## run A
==> flow/design.v <==
module ALU(
  input         clock,
                reset,
                io_flush_valid,
                io_FU_input_valid,
  input  [6:0]  io_FU_input_bits_decoded_instruction_PRD,
  input         io_FU_input_bits_decoded_instruction_RD_valid,
  input  [20:0] io_FU_input_bits_decoded_instruction_IMM,
  input  [2:0]  io_FU_input_bits_decoded_instruction_FUNCT3,
  input  [1:0]  io_FU_input_bits_decoded_instruction_packet_index,
  input  [5:0]  io_FU_input_bits_decoded_instruction_ROB_index,
  input  [3:0]  io_FU_input_bits_decoded_instruction_MOB_index,
  input  [4:0]  io_FU_input_bits_decoded_instruction_instructionType,
  input         io_FU_input_bits_decoded_instruction_needs_ALU,
                io_FU_input_bits_decoded_instruction_needs_branch_unit,
                io_FU_input_bits_decoded_instruction_SUBTRACT,
                io_FU_input_bits_decoded_instruction_MULTIPLY,
                io_FU_input_bits_decoded_instruction_FENCE,
                io_FU_input_bits_decoded_instruction_IS_IMM,
  input  [31:0] io_FU_input_bits_RS1_data,
                io_FU_input_bits_RS2_data,
                io_FU_input_bits_fetch_PC,
  output        io_FU_output_valid,
  output [6:0]  io_FU_output_bits_PRD,
  output [31:0] io_FU_output_bits_RD_data,
  output        io_FU_output_bits_RD_valid,
  output [31:0] io_FU_output_bits_fetch_PC,
  output [3:0]  io_FU_output_bits_MOB_index,
  output [5:0]  io_FU_output_bits_ROB_index,
  output [1:0]  io_FU_output_bits_fetch_packet_index
);
  wire [31:0] RS1_signed = io_FU_input_bits_RS1_data;
  wire [31:0] RS1_unsigned = io_FU_input_bits_RS1_data;
  wire [31:0] instruction_PC =
    io_FU_input_bits_fetch_PC
    + {28'h0, io_FU_input_bits_decoded_instruction_packet_index, 2'h0};
  reg  [31:0] arithmetic_result;
  wire [31:0] IMM_signed =
    {{19{io_FU_input_bits_decoded_instruction_IMM[12]}},
     io_FU_input_bits_decoded_instruction_IMM[12:0]};
  wire [31:0] operand2_unsigned =
    io_FU_input_bits_decoded_instruction_IS_IMM ? IMM_signed : io_FU_input_bits_RS2_data;
  wire [4:0]  shamt = operand2_unsigned[4:0];
  wire        _REMU_T = io_FU_input_bits_decoded_instruction_instructionType == 5'hC;
  wire        _SLTU_T_1 = io_FU_input_bits_decoded_instruction_instructionType == 5'h4;
  wire        _BEQ_T = io_FU_input_bits_decoded_instruction_FUNCT3 == 3'h0;
  wire        ADD =
    (_REMU_T | _SLTU_T_1) & _BEQ_T & ~io_FU_input_bits_decoded_instruction_MULTIPLY
    & ~io_FU_input_bits_decoded_instruction_SUBTRACT;
  wire        SUB =
    (_REMU_T | _SLTU_T_1) & _BEQ_T & ~io_FU_input_bits_decoded_instruction_MULTIPLY
    & io_FU_input_bits_decoded_instruction_SUBTRACT;
  wire        SLL =
    (_REMU_T | _SLTU_T_1) & io_FU_input_bits_decoded_instruction_FUNCT3 == 3'h1
    & ~io_FU_input_bits_decoded_instruction_MULTIPLY;
  wire        _BGE_T = io_FU_input_bits_decoded_instruction_FUNCT3 == 3'h5;
  wire        SRL =
    (_REMU_T | _SLTU_T_1) & _BGE_T & ~io_FU_input_bits_decoded_instruction_MULTIPLY
    & ~io_FU_input_bits_decoded_instruction_SUBTRACT;
  wire        SRA =
    (_REMU_T | _SLTU_T_1) & _BGE_T & ~io_FU_input_bits_decoded_instruction_MULTIPLY
    & io_FU_input_bits_decoded_instruction_SUBTRACT;
  wire        AUIPC =
    io_FU_input_bits_decoded_instruction_instructionType == 5'h5
    & ~io_FU_input_bits_decoded_instruction_MULTIPLY;
  wire        ALU_input_valid =
    io_FU_input_valid & io_FU_input_bits_decoded_instruction_needs_ALU;
  wire        branch_unit_input_valid =
    io_FU_input_valid & io_FU_input_bits_decoded_instruction_needs_branch_unit;
  wire        mult_unit_input_valid =
    io_FU_input_valid & io_FU_input_bits_decoded_instruction_MULTIPLY;
  reg         io_FU_output_valid_REG;
  wire [31:0] add_result = RS1_unsigned + operand2_unsigned;
  wire [31:0] sub_result = RS1_unsigned - operand2_unsigned;
  wire [31:0] _GEN = {27'h0, shamt};
  wire [31:0] sra_result = $signed($signed(RS1_signed) >>> _GEN);
  wire [62:0] _sll_result_T = {31'h0, RS1_unsigned} << shamt;
  reg  [31:0] io_FU_output_bits_fetch_PC_REG;
  reg  [1:0]  io_FU_output_bits_fetch_packet_index_REG;
  reg  [6:0]  io_FU_output_bits_PRD_REG;
  reg         io_FU_output_bits_RD_valid_REG;
  reg  [3:0]  io_FU_output_bits_MOB_index_REG;
  reg  [5:0]  io_FU_output_bits_ROB_index_REG;
  always @(posedge clock) begin
    if (reset)
      arithmetic_result <= 32'h0;
    else begin
      arithmetic_result <=
        ADD
          ? add_result
          : SUB
              ? sub_result
              : (_REMU_T | _SLTU_T_1)
                & io_FU_input_bits_decoded_instruction_FUNCT3 == 3'h4
                & ~io_FU_input_bits_decoded_instruction_MULTIPLY
                  ? RS1_unsigned ^ operand2_unsigned
                  : (_REMU_T | _SLTU_T_1)
                    & io_FU_input_bits_decoded_instruction_FUNCT3 == 3'h6
                    & ~io_FU_input_bits_decoded_instruction_MULTIPLY
                      ? RS1_unsigned | operand2_unsigned
                      : (_REMU_T | _SLTU_T_1)
                        & (&io_FU_input_bits_decoded_instruction_FUNCT3)
                        & ~io_FU_input_bits_decoded_instruction_MULTIPLY
                          ? RS1_unsigned & operand2_unsigned
                          : SLL
                              ? _sll_result_T[31:0]
                              : SRL
                                  ? RS1_unsigned >> _GEN
                                  : SRA
                                      ? sra_result
                                      : (_REMU_T | _SLTU_T_1)
                                        & io_FU_input_bits_decoded_instruction_FUNCT3 == 3'h2
                                        & ~io_FU_input_bits_decoded_instruction_MULTIPLY
                                          ? {31'h0,
                                             $signed(RS1_signed) < $signed(io_FU_input_bits_decoded_instruction_IS_IMM
                                                                             ? IMM_signed
                                                                             : io_FU_input_bits_RS2_data)}
                                          : (_REMU_T | _SLTU_T_1)
                                            & io_FU_input_bits_decoded_instruction_FUNCT3 == 3'h3
                                            & ~io_FU_input_bits_decoded_instruction_MULTIPLY
                                              ? {31'h0, RS1_unsigned < operand2_unsigned}
                                              : io_FU_input_bits_decoded_instruction_instructionType == 5'hD
                                                & ~io_FU_input_bits_decoded_instruction_MULTIPLY
                                                  ? {io_FU_input_bits_decoded_instruction_IMM[19:0],
                                                     12'h0}
                                                  : 32'h0;
    end
    io_FU_output_valid_REG <=
      ALU_input_valid & ~io_flush_valid | io_FU_input_bits_decoded_instruction_FENCE;
    io_FU_output_bits_fetch_PC_REG <= io_FU_input_bits_fetch_PC;
    io_FU_output_bits_fetch_packet_index_REG <=
      io_FU_input_bits_decoded_instruction_packet_index;
    io_FU_output_bits_PRD_REG <= io_FU_input_bits_decoded_instruction_PRD;
    io_FU_output_bits_RD_valid_REG <= io_FU_input_bits_decoded_instruction_RD_valid;
    io_FU_output_bits_MOB_index_REG <= io_FU_input_bits_decoded_instruction_MOB_index;
    io_FU_output_bits_ROB_index_REG <= io_FU_input_bits_decoded_instruction_ROB_index;
  end  
  assign io_FU_output_valid = io_FU_output_valid_REG & ~io_flush_valid;
  assign io_FU_output_bits_PRD = io_FU_output_bits_PRD_REG;
  assign io_FU_output_bits_RD_data = arithmetic_result;
  assign io_FU_output_bits_RD_valid = io_FU_output_bits_RD_valid_REG;
  assign io_FU_output_bits_fetch_PC = io_FU_output_bits_fetch_PC_REG;
  assign io_FU_output_bits_MOB_index = io_FU_output_bits_MOB_index_REG;
  assign io_FU_output_bits_ROB_index = io_FU_output_bits_ROB_index_REG;
  assign io_FU_output_bits_fetch_packet_index = io_FU_output_bits_fetch_packet_index_REG;
endmodule
export LEC_CHECK = 0
export CAP_MARGIN = 20
export CORE_MARGIN = 2
export CORE_UTILIZATION = 57
export CTS_CLUSTER_DIAMETER = 395
export CTS_CLUSTER_SIZE = 52
export PLACE_DENSITY_LB_ADDON = 0.09
export SETUP_SLACK_MARGIN = 1.07
export SLEW_MARGIN = 20
export TNS_END_PERCENT = 15
create_clock -name core_clock -period 3.96 [get_ports {clock}]
run.sh (not shown) runs the stock make flow with config.mk's settings and CLKGATE_MAP_FILE=.
No final results exist for run A, since it was stopped by error GRT-0116 during global routing.
Input changes introduced in run B (baseline for comparison: run A):
Settings: PLACE_DENSITY newly set to 0.38; SETUP_SLACK_MARGIN removed (was 1.07); TNS_END_PERCENT changed from 15 to 10; GPL_ROUTABILITY_DRIVEN newly set to 0; CTS_CLUSTER_SIZE removed (was 52); CORE_UTILIZATION changed from 57 to 72; PLACE_DENSITY_LB_ADDON removed (was 0.09); CTS_CLUSTER_DIAMETER removed (was 395); ABC_AREA newly set to 1; the clock period (ns, I/O delays scaled along) changed from 3.96 to 1.98.
### Flow results
Flow for run A halted at global routing, error code GRT-0116. Stage in which a tool error killed run B: global placement. Run A → run B: synthesized cell count climbed 44%, average cell area after synthesis decreased by 25% relative to the old numbers. Relative to run A, the area share of and/or/nand/nor cells after synthesis of run B is higher by 28 points. Run B vs run A — adder and majority cell fraction of the synthesized area dropped 0.89 points. Lower share of synthesized area occupied by flip-flops and latches among run B and run A: run B. Post-synthesis share of cell area spent on xor and xnor gates: higher on run A. Between run A and run B, core area decreased. Comparing area fraction in mux cells for run B and run A, the bigger number came from run A. Going from run A to run B, horizontal die dimension shrinks by 7.1%. Re chip area from the yosys synthesis statistics: run B is about 9% up on run A.
Here is what was changed in the inputs of run C compared with run B.
Settings: removing GPL_ROUTABILITY_DRIVEN (formerly 0); changing TNS_END_PERCENT from 10 to 35; setting CTS_CLUSTER_SIZE to 95 for the first time; changing PLACE_DENSITY from 0.38 to 0.42; changing CORE_UTILIZATION from 72 to 52; setting CTS_CLUSTER_DIAMETER to 371 for the first time; changing the clock period (ns, I/O delays scaled along) from 1.98 to 3.07.
Notes after the runs:
Run C terminated abnormally: global routing reported GRT-0232. Going from run B to run C, synthesized area divided by synthesized cell count shows no meaningful change; count of flip-flops with a built-in enable after synthesis roughly the same; overall die area climbed 37%.
#### Input delta (run D over run C)
Settings: SETUP_SLACK_MARGIN now 0.49, previously not set; CORE_UTILIZATION now 72, was 52; GPL_ROUTABILITY_DRIVEN now 0, previously not set; CTS_CLUSTER_SIZE now 96, was 95; PLACE_DENSITY now 0.38, was 0.42; CTS_CLUSTER_DIAMETER no longer set, was 371; TNS_END_PERCENT now 10, was 35; the clock period (ns, I/O delays scaled along) now 1.98, was 3.07.
Notes after the runs:
Tool error GPL-0301 stopped run D during global placement; no final results. Run D against run C; floorplan die width is down by more than 10%. In run D, chip height is lower than in run C. Fraction of registers with async set/reset came out exactly the same in run D and run C. Taking run C as the reference, in run D initial core utilization increased by 20 points relative to the old numbers, die size shows a reduction of 27%, synthesized area saw little to no change, cell row count fell 15%.
[inputs] run E vs run D
Settings: setting CTS_CLUSTER_DIAMETER to 382 for the first time; changing CORE_UTILIZATION from 72 to 40; changing CTS_CLUSTER_SIZE from 96 to 20; changing SETUP_SLACK_MARGIN from 0.49 to -0.6; removing PLACE_DENSITY (formerly 0.38); removing GPL_ROUTABILITY_DRIVEN (formerly 0); removing TNS_END_PERCENT (formerly 10); changing the clock period (ns, I/O delays scaled along) from 1.98 to 6.0.
Findings:
Run E ran to completion and came out clean on the timing, design-rule and antenna checks. Average cell area after synthesis came out exactly the same in run E and run D. Compound-cell area share of the yosys netlist delta (run D -> run E): insignificant. Run E -> run D: synthesized cell count delta 0, exact match. Diff run D -> run E: number of placement rows saw an increase; area of the core region saw an increase; fraction of registers with async set/reset saw little to no change. There was hardly any difference in adder-cell area share of the yosys netlist between run D and run E. In run E, x dimension of the die is higher than in run D. In the reports for run E and run D, the smaller effective utilization at floorplan belongs to run E. Compared with run D, area of the chip in run E increased by more than half.

========
Starts from the design.v that is shown in full above.
clock: 8.46 ns
lec_check: 0
abc_area: 1
cap_margin: 20
core_margin: 2
core_utilization: 71
cts_cluster_diameter: 242
cts_cluster_size: 39
gpl_routability_driven: 1
gpl_timing_driven: 1
max_routing_layer: met4
min_routing_layer: met1
place_density_lb_addon: 0.01
setup_slack_margin: -0.07
slew_margin: 15
tns_end_percent: 35
The starting point stopped in 3_3_place_gp (FLW-0024).
Rerun with:
CORE_UTILIZATION = 44   (was 71)
CTS_CLUSTER_DIAMETER = default   (was 242)
CTS_CLUSTER_SIZE = 95   (was 39)
GPL_ROUTABILITY_DRIVEN = default   (was 1)
GPL_TIMING_DRIVEN = default   (was 1)
MAX_ROUTING_LAYER = default   (was met4)
MIN_ROUTING_LAYER = default   (was met1)
PLACE_DENSITY_LB_ADDON = default   (was 0.01)
SETUP_SLACK_MARGIN = default   (was -0.07)
SLEW_MARGIN = 20   (was 15)
clock period = 3.07 ns   (was 8.46 ns; I/O delays follow)
What happened: The changed run finished but fails on negative setup slack; synthesized cell count does not change; die area goes up by 59%; synthesized area stays the same.
Rerun with:
ABC_AREA = default   (was 1)
CORE_UTILIZATION = 58   (was 44)
CTS_CLUSTER_SIZE = 52   (was 95)
SETUP_SLACK_MARGIN = -0.33   (was default)
TNS_END_PERCENT = default   (was 35)
clock period = 3.96 ns   (was 3.07 ns; I/O delays follow)
Result: With this change the flow did not get past 5_1_grt; die area decreases by 29%; synthesized area goes down by 7.9%; synthesized cell count goes down by about 30%.
Rerun with:
CORE_UTILIZATION = 59   (was 58)
CTS_CLUSTER_SIZE = default   (was 52)
SETUP_SLACK_MARGIN = default   (was -0.33)
clock period = 5.5 ns   (was 3.96 ns; I/O delays follow)
What happened:
- The new run completed with no timing, DRC or antenna violations
- die area decreases slightly
- synthesized cell count does not change
- synthesized area stays the same

========
Starts from the design.v that is shown in full above.
make LEC_CHECK=0 CAP_MARGIN=20 CORE_MARGIN=2 CORE_UTILIZATION=54 CTS_CLUSTER_SIZE=84 GPL_ROUTABILITY_DRIVEN=0 GPL_TIMING_DRIVEN=1 MIN_ROUTING_LAYER=met1 PLACE_DENSITY_LB_ADDON=0.01 SETUP_SLACK_MARGIN=-0.25 SLEW_MARGIN=15 TNS_END_PERCENT=35 finish   # period 3.51 ns
The starting point ended with an error in 5_1_grt (GRT-0232).
Next try:
- CORE_UTILIZATION: 54 -> 40
- CTS_CLUSTER_SIZE: 84 -> not set
- GPL_ROUTABILITY_DRIVEN: 0 -> not set
- GPL_TIMING_DRIVEN: 1 -> not set
- MIN_ROUTING_LAYER: met1 -> not set
- PLACE_DENSITY_LB_ADDON: 0.01 -> not set
- SETUP_SLACK_MARGIN: -0.25 -> not set
- SLEW_MARGIN: 15 -> 20
- TNS_END_PERCENT: 35 -> not set
- clock period: 3.51 -> 6.0 ns (I/O delays scaled with it)
Effect: The changed run produced a clean layout; synthesized cell count stays the same; area after synthesis is unchanged; die area goes up by a quarter to a third.
Next try:
- CORE_UTILIZATION: 40 -> 58
- HOLD_SLACK_MARGIN: not set -> -0.08
- TNS_END_PERCENT: not set -> 75
- clock period: 6.0 -> 4.7 ns (I/O delays scaled with it)
=>
- power climbs by a quarter to a third
- non-clock buffer count climbs by 114
- synthesized cell count is unchanged
- die area drops by a quarter to a third
Next try:
- CTS_CLUSTER_DIAMETER: not set -> 45
- CTS_CLUSTER_SIZE: not set -> 89
- clock period: 4.7 -> 3.86 ns (I/O delays scaled with it)
This time the run failed in 5_1_grt with GRT-0116. Die area does not change. Synthesized area is unchanged. Synthesized cell count does not change.

========
willow:
// ALU: RTL as listed in full above, without the edits since
clock: 6.0 ns
lec_check: 0
abc_area: 1
cap_margin: 20
core_aspect_ratio: 0.5
core_margin: 2
core_utilization: 51
cts_cluster_diameter: 382
cts_cluster_size: 98
setup_slack_margin: -0.6
slew_margin: 20
The following lists how juniper was set up differently from willow:
==> flow/config.mk <==
export PLATFORM = sky130hd
export DESIGN_NAME = ALU
export DESIGN_NICKNAME = ALU
export VERILOG_FILES = /design/flow/design.v
export SDC_FILE = /design/flow/constraint.sdc
export NUM_CORES = 4
export LEC_CHECK = 0
export CAP_MARGIN = 25
export CELL_PAD_IN_SITES_GLOBAL_PLACEMENT = 2
export CORE_MARGIN = 2
export CORE_UTILIZATION = 39
export CTS_CLUSTER_DIAMETER = 103
export CTS_CLUSTER_SIZE = 57
export GPL_ROUTABILITY_DRIVEN = 0
export GPL_TIMING_DRIVEN = 0
export HOLD_SLACK_MARGIN = 0.19
export MIN_ROUTING_LAYER = met1
export SLEW_MARGIN = 40
### Flow results
- Taking willow over juniper, the number of distinct library cells after synthesis ratio works out to 0.59.
- Of juniper and willow, juniper shows the higher total power, with willow below it.
- Comparing juniper and willow, area share of xor/xnor cells in the synthesized design is higher on juniper.
- Sequential share of layout area is higher on juniper
- On wire length of the first global-routing pass: between juniper and willow, it ends up lower for willow.
What indigo does differently from juniper at the input level:
==> flow/config.mk <==
export PLATFORM = sky130hd
export DESIGN_NAME = ALU
export DESIGN_NICKNAME = ALU
export VERILOG_FILES = /design/flow/design.v
export SDC_FILE = /design/flow/constraint.sdc
export NUM_CORES = 4
export LEC_CHECK = 0
export ABC_AREA = 1
export CAP_MARGIN = 20
export CORE_ASPECT_RATIO = 0.5
export CORE_MARGIN = 2
export CORE_UTILIZATION = 40
export CTS_CLUSTER_DIAMETER = 382
export CTS_CLUSTER_SIZE = 98
export PLACE_DENSITY = 0.35
export SETUP_SLACK_MARGIN = -0.6
export SLEW_MARGIN = 20
--- outcome ---
Looking at the reports, indigo completed the entire flow and the layout it produced met the timing, design-rule and antenna checks. Changes observed in indigo relative to juniper: total power shows a reduction of 2.3%, relative area of non-clock buffer cells in the final design fell 1.9 points. Compared with juniper, in indigo total cell area at the placement stage grew by 810 um^2, internal cell power has decreased.
What harbor does differently from indigo at the input level:
-- flow/config.mk --
<<< indigo, line 9
export CAP_MARGIN = 20
export CORE_ASPECT_RATIO = 0.5
export CORE_MARGIN = 2
export CORE_UTILIZATION = 40
export CTS_CLUSTER_DIAMETER = 382
export CTS_CLUSTER_SIZE = 98
export PLACE_DENSITY = 0.35
>>> harbor, line 9
export CAP_MARGIN = 25
export CORE_MARGIN = 8
export CORE_UTILIZATION = 67
export CTS_CLUSTER_DIAMETER = 364
export GPL_ROUTABILITY_DRIVEN = 0
export MAX_ROUTING_LAYER = met4
[summary]
harbor ran to completion and came out clean on the timing, design-rule and antenna checks. Lower area of the placeable core was reported by harbor, not indigo. Per the comparison of harbor with indigo, placement-stage cell area decreased 380 um^2, final cycle utilization of the critical path decreased by 0.86 points relative to the old numbers, summed standard-cell area reported by yosys was more or less identical. [compare] base=indigo new=harbor: layout clock buffer count -1; total power fell by about 1%.
Power and IR drop assume default switching activity.
